==> flow/design.v <==
`timescale 1ns/10ps
module mpadd32_shift (CLK, RST_N, s_out, a_in, b_in, write, start, ready);
	input CLK, RST_N;
	input [255:0] a_in, b_in;
	input write, start;
	output [256:0] s_out;
	output ready;
	reg [256:0] sum;
	reg [255:0] a, b;
	reg ready;
	reg [2:0] counter;
	reg carry;
	reg [31:0] a0;
	reg [31:0] a1;
	reg [31:0] a2;
	reg [31:0] a3;
	reg [31:0] a4;
	reg [31:0] a5;
	reg [31:0] a6;
	reg [31:0] a7;
	reg [31:0] b0;
	reg [31:0] b1;
	reg [31:0] b2;
	reg [31:0] b3;
	reg [31:0] b4;
	reg [31:0] b5;
	reg [31:0] b6;
	reg [31:0] b7;
	reg [31:0] s0;
	reg [31:0] s1;
	reg [31:0] s2;
	reg [31:0] s3;
	reg [31:0] s4;
	reg [31:0] s5;
	reg [31:0] s6;
	reg [32:0] s7;
	assign s_out = {s7, s6, s5, s4, s3, s2, s1, s0};
	always @(posedge CLK) begin
		if (~RST_N) begin
			ready <= 1'b0;
			counter <= 3'b000;
		end
		else begin
			if (start) begin
				{carry, s0} <= a0 + b0;
				counter <= counter + 3'b001;
				{a0,a1,a2,a3,a4,a5,a6,a7} <= {a1,a2,a3,a4,a5,a6,a7,32'b0};
				{b0,b1,b2,b3,b4,b5,b6,b7} <= {b1,b2,b3,b4,b5,b6,b7,32'b0};
			end
			else if (counter == 3'b001) begin
				{carry, s1} <= a0 + b0 + carry;
				counter <= counter + 3'b001;
				{a0,a1,a2,a3,a4,a5,a6,a7} <= {a1,a2,a3,a4,a5,a6,a7,32'b0};
				{b0,b1,b2,b3,b4,b5,b6,b7} <= {b1,b2,b3,b4,b5,b6,b7,32'b0};
			end 
			else if (counter == 3'b010) begin
				{carry, s2} <= a0 + b0 + carry;
				counter <= counter + 3'b001;
				{a0,a1,a2,a3,a4,a5,a6,a7} <= {a1,a2,a3,a4,a5,a6,a7,32'b0};
				{b0,b1,b2,b3,b4,b5,b6,b7} <= {b1,b2,b3,b4,b5,b6,b7,32'b0};
			end 
			else if (counter == 3'b011) begin
				{carry, s3} <= a0 + b0 + carry;
				counter <= counter + 3'b001;
				{a0,a1,a2,a3,a4,a5,a6,a7} <= {a1,a2,a3,a4,a5,a6,a7,32'b0};
				{b0,b1,b2,b3,b4,b5,b6,b7} <= {b1,b2,b3,b4,b5,b6,b7,32'b0};
			end 
			else if (counter == 3'b100) begin
				{carry, s4} <= a0 + b0 + carry;
				counter <= counter + 3'b001;
				{a0,a1,a2,a3,a4,a5,a6,a7} <= {a1,a2,a3,a4,a5,a6,a7,32'b0};
				{b0,b1,b2,b3,b4,b5,b6,b7} <= {b1,b2,b3,b4,b5,b6,b7,32'b0};
			end 
			else if (counter == 3'b101) begin
				{carry, s5} <= a0 + b0 + carry;
				counter <= counter + 3'b001;
				{a0,a1,a2,a3,a4,a5,a6,a7} <= {a1,a2,a3,a4,a5,a6,a7,32'b0};
				{b0,b1,b2,b3,b4,b5,b6,b7} <= {b1,b2,b3,b4,b5,b6,b7,32'b0};
			end 
			else if (counter == 3'b110) begin
				{carry, s6} <= a0 + b0 + carry;
				counter <= counter + 3'b001;
				{a0,a1,a2,a3,a4,a5,a6,a7} <= {a1,a2,a3,a4,a5,a6,a7,32'b0};
				{b0,b1,b2,b3,b4,b5,b6,b7} <= {b1,b2,b3,b4,b5,b6,b7,32'b0};
			end 
			else if (counter == 3'b111) begin
				s7 <= a0 + b0 + carry;
				{a0,a1,a2,a3,a4,a5,a6,a7} <= {a1,a2,a3,a4,a5,a6,a7,32'b0};
				{b0,b1,b2,b3,b4,b5,b6,b7} <= {b1,b2,b3,b4,b5,b6,b7,32'b0};
				counter <= 3'b000;
				ready <= 1'b1;
			end
			else begin
				if (write) begin
					a0 <= a_in[31:0];
	 				a1 <= a_in[63:32];
					a2 <= a_in[95:64];
					a3 <= a_in[127:96];
					a4 <= a_in[159:128];
					a5 <= a_in[191:160];
					a6 <= a_in[223:192];
					a7 <= a_in[255:224];
					b0 <= b_in[31:0];
	 				b1 <= b_in[63:32];
					b2 <= b_in[95:64];
					b3 <= b_in[127:96];
					b4 <= b_in[159:128];
					b5 <= b_in[191:160];
					b6 <= b_in[223:192];
					b7 <= b_in[255:224];
					counter <= 3'b000;
					carry <= 1'b0;
				end
				ready <= 1'b0;
			end
		end
	end
endmodule
==> flow/config.mk <==
export PLATFORM = sky130hd
export DESIGN_NAME = mpadd32_shift
export DESIGN_NICKNAME = mpadd32_shift
export VERILOG_FILES = /design/flow/design.v
export SDC_FILE = /design/flow/constraint.sdc
export NUM_CORES = 4
export LEC_CHECK = 0
export ABC_AREA = 0
export CAP_MARGIN = 20
export CORE_ASPECT_RATIO = 0.89
export CORE_MARGIN = 6
export CORE_UTILIZATION = 40
export CTS_CLUSTER_DIAMETER = 21
export CTS_CLUSTER_SIZE = 100
export GPL_TIMING_DRIVEN = 0
export MAX_ROUTING_LAYER = met4
export MIN_ROUTING_LAYER = met2
export SLEW_MARGIN = 35
==> flow/constraint.sdc <==
create_clock -name core_clock -period 5.0 [get_ports {CLK}]
set_input_delay 1.0000 -clock core_clock [delete_from_list [all_inputs] [get_ports {CLK}]]
set_output_delay 1.0000 -clock core_clock [all_outputs]
set_load 0.01 [all_outputs]
run.sh (not shown) runs the stock make flow with config.mk's settings and CLKGATE_MAP_FILE=.
The starting point produced a clean layout.
==> next run, changes <==
ABC_AREA = not set   (was 0)
CORE_ASPECT_RATIO = not set   (was 0.89)
CORE_MARGIN = 2   (was 6)
CORE_UTILIZATION = 66   (was 40)
CTS_CLUSTER_DIAMETER = not set   (was 21)
CTS_CLUSTER_SIZE = not set   (was 100)
GPL_TIMING_DRIVEN = not set   (was 0)
MAX_ROUTING_LAYER = not set   (was met4)
MIN_ROUTING_LAYER = not set   (was met2)
SLEW_MARGIN = 20   (was 35)
clock period = 2.51 ns   (was 5.0 ns; I/O delays follow)
What happened: The changed run stopped in global routing; area after synthesis does not change; synthesized cell count does not change; die size falls by 42%.
==> next run, changes <==
ABC_AREA = 1   (was not set)
CORE_UTILIZATION = 69   (was 66)
PLACE_DENSITY = 0.37   (was not set)
clock period = 6.29 ns   (was 2.51 ns; I/O delays follow)
What happened: Now the flow passed the timing, DRC and antenna checks; die area fell by 1.1%; area after synthesis rose by about 3.4%; synthesized cell count rose by about 16%.
==> next run, changes <==
ABC_AREA = not set   (was 1)
CORE_UTILIZATION = 57   (was 69)
CTS_CLUSTER_SIZE = 66   (was not set)
PLACE_DENSITY = not set   (was 0.37)
clock period = 2.51 ns   (was 6.29 ns; I/O delays follow)
Result: The new run finished but failed the layout checks on negative setup slack. Power increases by well over a third. Clock power rises by well over a third. Final area goes up by a few percent. Global-route usage fell by 19 points. Flip-flop count does not change. Routed wire length falls by a quarter to a third. Combinational power goes up by well over a third. Utilization is lower by 8.8 points. Worst hold slack got worse by 0.0042 ns. Critical path depth went up by 2. Final cell count decreases slightly.
Power and IR drop assume default switching activity.
